// CONNECTED
module CONNECTED
    (
    input clk, rst,
    input [31:0] mem_rdata,
    output [31:0] mem_addr, mem_wdata,
    output mem_we, mem_re
    );
    wire pc_sel, pc_write_cond, pc_write, I_or_D, mem_read, mem_write,
        mem_to_reg, IR_write, reg_write, alu_zero_out, and_or;
    wire [3:0] alu_ctl;
    wire [31:0] read_data1, read_data2, write_data, imm_out_val, alu_input_A,
        alu_input_B, alu_out_signal, read_mem_data, pc_in, mem_address;
    wire [1:0] pc_src, alu_op, alu_src_B, alu_src_A;
    reg [31:0] pc_out, pc_old, instruction, mem_data_reg, A, B, ALUOut;
    MUX2x1 mux_I_or_D(I_or_D, pc_out, ALUOut, mem_address);
    assign mem_addr = mem_address;
    assign mem_wdata = B;
    assign mem_we = mem_write;
    assign mem_re = mem_read;
    assign read_mem_data = mem_rdata;
    MUX2x1 mux_mem_to_reg(mem_to_reg, ALUOut, mem_data_reg, write_data);
    REGISTER_FILE register_file(instruction[19:15], instruction[24:20], instruction[11:7], write_data, 
        rst, clk , reg_write, read_data1, read_data2);
    IMM_GEN imm_gen(imm_out_val, instruction);
    MUX3x1 mux_alu_input_A(alu_src_A, pc_out, A, pc_old, alu_input_A);
    MUX3x1 mux_alu_input_B(alu_src_B, B, 32'h4, imm_out_val, alu_input_B);
    ALU alu(alu_out_signal, alu_zero_out,alu_input_A, alu_input_B, alu_ctl);
    MUX2x1 muxPCSource(pc_src[0], alu_out_signal, ALUOut, pc_in);
    and(and_or, alu_zero_out, pc_write_cond);
    or(pc_sel, and_or, pc_write);
    CONTROL control(instruction[6:0], clk, rst, pc_src, alu_op, alu_src_B, alu_src_A,
        pc_write_cond, pc_write, I_or_D, mem_read, mem_write,
        mem_to_reg, IR_write, reg_write);
    alu_control aluControl(alu_ctl, alu_op, {instruction[30], instruction[14:12]});
    always@(posedge clk)
    if (rst) begin
        pc_out <= 0;
        pc_old <= 0;
        instruction <= 0;
        mem_data_reg <= 0;
        A <= 0;
        B <= 0;
        ALUOut <= 0;
    end
    else begin
        if(pc_sel) pc_out <= pc_in;
        if(IR_write) begin
            instruction <= read_mem_data;
            pc_old <= pc_out;
        end
        mem_data_reg <= read_mem_data;
        A <= read_data1;
        B <= read_data2;
        ALUOut <= alu_out_signal;
    end
endmodule
Size in the first run: about 3400 cells after synthesis, ~780 flip-flops, roughly 100 I/O pins, ~41000 sq um of cells after synthesis.
export LEC_CHECK = 0
export CAP_MARGIN = 20
export CORE_MARGIN = 2
export CORE_UTILIZATION = 70
export CTS_CLUSTER_SIZE = 42
export PLACE_DENSITY = 0.6
export SLEW_MARGIN = 20
create_clock -name core_clock -period 4.6 [get_ports {clk}]
run.sh (not shown) runs the stock make flow with config.mk's settings and CLKGATE_MAP_FILE=.
The starting point failed in 5_1_grt.
Next try:
--- a/flow/config.mk
+++ b/flow/config.mk
@@ -9,4 +9,3 @@
 export CORE_MARGIN = 2
-export CORE_UTILIZATION = 70
-export CTS_CLUSTER_SIZE = 42
+export CORE_UTILIZATION = 66
 export PLACE_DENSITY = 0.6
==> flow/constraint.sdc (replaced) <==
create_clock -name core_clock -period 7.18 [get_ports {clk}]
set_input_delay 1.4360 -clock core_clock [delete_from_list [all_inputs] [get_ports {clk}]]
set_output_delay 1.4360 -clock core_clock [all_outputs]
set_load 0.01 [all_outputs]
=> With this change the flow went through all stages and came out clean. Synthesized area stays the same. Die size rises by 6.0%. Synthesized cell count is unchanged.

========
Starting RTL as in the previous note.
==> flow/config.mk <==
export PLATFORM = sky130hd
export DESIGN_NAME = CONNECTED
export DESIGN_NICKNAME = CONNECTED
export VERILOG_FILES = /design/flow/design.v
export SDC_FILE = /design/flow/constraint.sdc
export NUM_CORES = 4
export LEC_CHECK = 0
export CAP_MARGIN = 20
export CORE_MARGIN = 2
export CORE_UTILIZATION = 68
export CTS_CLUSTER_DIAMETER = 29
export CTS_CLUSTER_SIZE = 21
export PLACE_DENSITY = 0.6
export SLEW_MARGIN = 20
==> flow/constraint.sdc <==
create_clock -name core_clock -period 5.22 [get_ports {clk}]
set_input_delay 1.0440 -clock core_clock [delete_from_list [all_inputs] [get_ports {clk}]]
set_output_delay 1.0440 -clock core_clock [all_outputs]
set_load 0.01 [all_outputs]
The baseline did not get past global routing (5_1_grt), error GRT-0232.
Next try:
ABC_AREA = 1   (was unset)
CORE_UTILIZATION = 40   (was 68)
CTS_CLUSTER_DIAMETER = unset   (was 29)
CTS_CLUSTER_SIZE = unset   (was 21)
GPL_ROUTABILITY_DRIVEN = 0   (was unset)
SLEW_MARGIN = 0   (was 20)
clock period = 8.0 ns   (was 5.22 ns; I/O delays follow)
Outcome: Now the flow finished clean; area after synthesis climbs by a few percent; synthesized cell count climbs by well over a third; die size goes up by well over a third.

========
CONNECTED again, from the RTL that the note above started with.
// CONNECTED
module CONNECTED
    (
    input clk, rst,
    input [31:0] mem_rdata,
    output [31:0] mem_addr, mem_wdata,
    output mem_we, mem_re
    );
Settings: LEC_CHECK=0, CAP_MARGIN=20, CORE_MARGIN=2, CORE_UTILIZATION=57, PLACE_DENSITY=0.6, SLEW_MARGIN=20; clock period 4.15 ns.
The first run completed and failed the layout checks on negative setup slack.
Change:
CORE_UTILIZATION = 70   (was 57)
CTS_CLUSTER_SIZE = 37   (was not set)
clock period = 5.23 ns   (was 4.15 ns; I/O delays follow)
- With this change the flow ended with an error in 5_1_grt (GRT-0232)
- die area is lower by 18%
- synthesized cell count stays the same
- area after synthesis does not change
Change:
ABC_AREA = 1   (was not set)
CAP_MARGIN = 25   (was 20)
CELL_PAD_IN_SITES_GLOBAL_PLACEMENT = 3   (was not set)
CORE_ASPECT_RATIO = 1.96   (was not set)
CORE_MARGIN = 10   (was 2)
CORE_UTILIZATION = 38   (was 70)
CTS_CLUSTER_SIZE = not set   (was 37)
GPL_ROUTABILITY_DRIVEN = 1   (was not set)
GPL_TIMING_DRIVEN = 0   (was not set)
HOLD_SLACK_MARGIN = 0.27   (was not set)
PLACE_DENSITY = not set   (was 0.6)
PLACE_DENSITY_LB_ADDON = 0.18   (was not set)
SETUP_SLACK_MARGIN = 0.44   (was not set)
SLEW_MARGIN = 0   (was 20)
clock period = 6.99 ns   (was 5.23 ns; I/O delays follow)
=> The new run finished with timing, DRC and antenna clean; synthesized area goes up by 2.1%; die area goes up by 110%; synthesized cell count goes up by about 54%.

========
CONNECTED again, from the RTL that the note above started with.
clock: 5.55 ns
lec_check: 0
cap_margin: 20
core_margin: 2
core_utilization: 66
setup_slack_margin: 1.42
slew_margin: 20
The first run completed without violations.
==> next run, changes <==
- CORE_UTILIZATION: 66 -> 72
- CTS_CLUSTER_DIAMETER: unset -> 376
- CTS_CLUSTER_SIZE: unset -> 99
- PLACE_DENSITY: unset -> 0.38
- SETUP_SLACK_MARGIN: 1.42 -> unset
- TNS_END_PERCENT: unset -> 10
- clock period: 5.55 -> 4.15 ns (I/O delays scaled with it)
Outcome:
- The new run never finished: it broke off in global routing (5_1_grt), error ODB-0269
- die area goes down by a little under a tenth
- area after synthesis stays the same
- synthesized cell count is unchanged
==> next run, changes <==
- CORE_UTILIZATION: 72 -> 40
- CTS_CLUSTER_DIAMETER: 376 -> unset
- CTS_CLUSTER_SIZE: 99 -> unset
- PLACE_DENSITY: 0.38 -> 0.6
- TNS_END_PERCENT: 10 -> unset
- clock period: 4.15 -> 7.18 ns (I/O delays scaled with it)
Effect: The new run completed without violations; die area increases by well over a third; synthesized area is unchanged; synthesized cell count is unchanged.
==> next run, changes <==
- CORE_UTILIZATION: 40 -> 32
- clock period: 7.18 -> 8.71 ns (I/O delays scaled with it)
After rerunning: The changed run passed the timing, DRC and antenna checks; worst hold slack degrades by 0.015 ns; synthesized area does not change; worst setup slack improves by 1.3 ns; clock skew went up by 0.0063 ns; flip-flop count is unchanged; non-clock buffer count shrinks by 11; sequential share of layout area decreases by 0.29 points; sequential power went down by 18%; power goes down by 17%; utilization decreases by 9.0 points; final area climbs by 0.63%.
==> next run, changes <==
- ABC_AREA: unset -> 1
- CORE_ASPECT_RATIO: unset -> 0.51
- CORE_MARGIN: 2 -> 4
- CORE_UTILIZATION: 32 -> 25
- GPL_ROUTABILITY_DRIVEN: unset -> 0
- GPL_TIMING_DRIVEN: unset -> 0
- MAX_ROUTING_LAYER: unset -> met4
- PLACE_DENSITY: 0.6 -> unset
- PLACE_DENSITY_LB_ADDON: unset -> 0.18
- SETUP_SLACK_MARGIN: unset -> -0.23
- clock period: 8.71 -> 4.03 ns (I/O delays scaled with it)
Result:
- With this change the flow finished but fails on negative setup slack
- sequential cell count does not change
- final cell count goes up by about 50%
- clock-buffer cell count went down by 18
- setup slack got worse by 3.7 ns
- routed wire length grows by 72%
- critical path depth is higher by 1
- power went up to 2.6 times its value
- via count goes up by 48%
- global-route usage goes up by 6.2 points
- register-to-register slack degrades by 3.7 ns
- sequential power rose by 110%
No activity file was given, so power comes from the tool's default toggle rates.
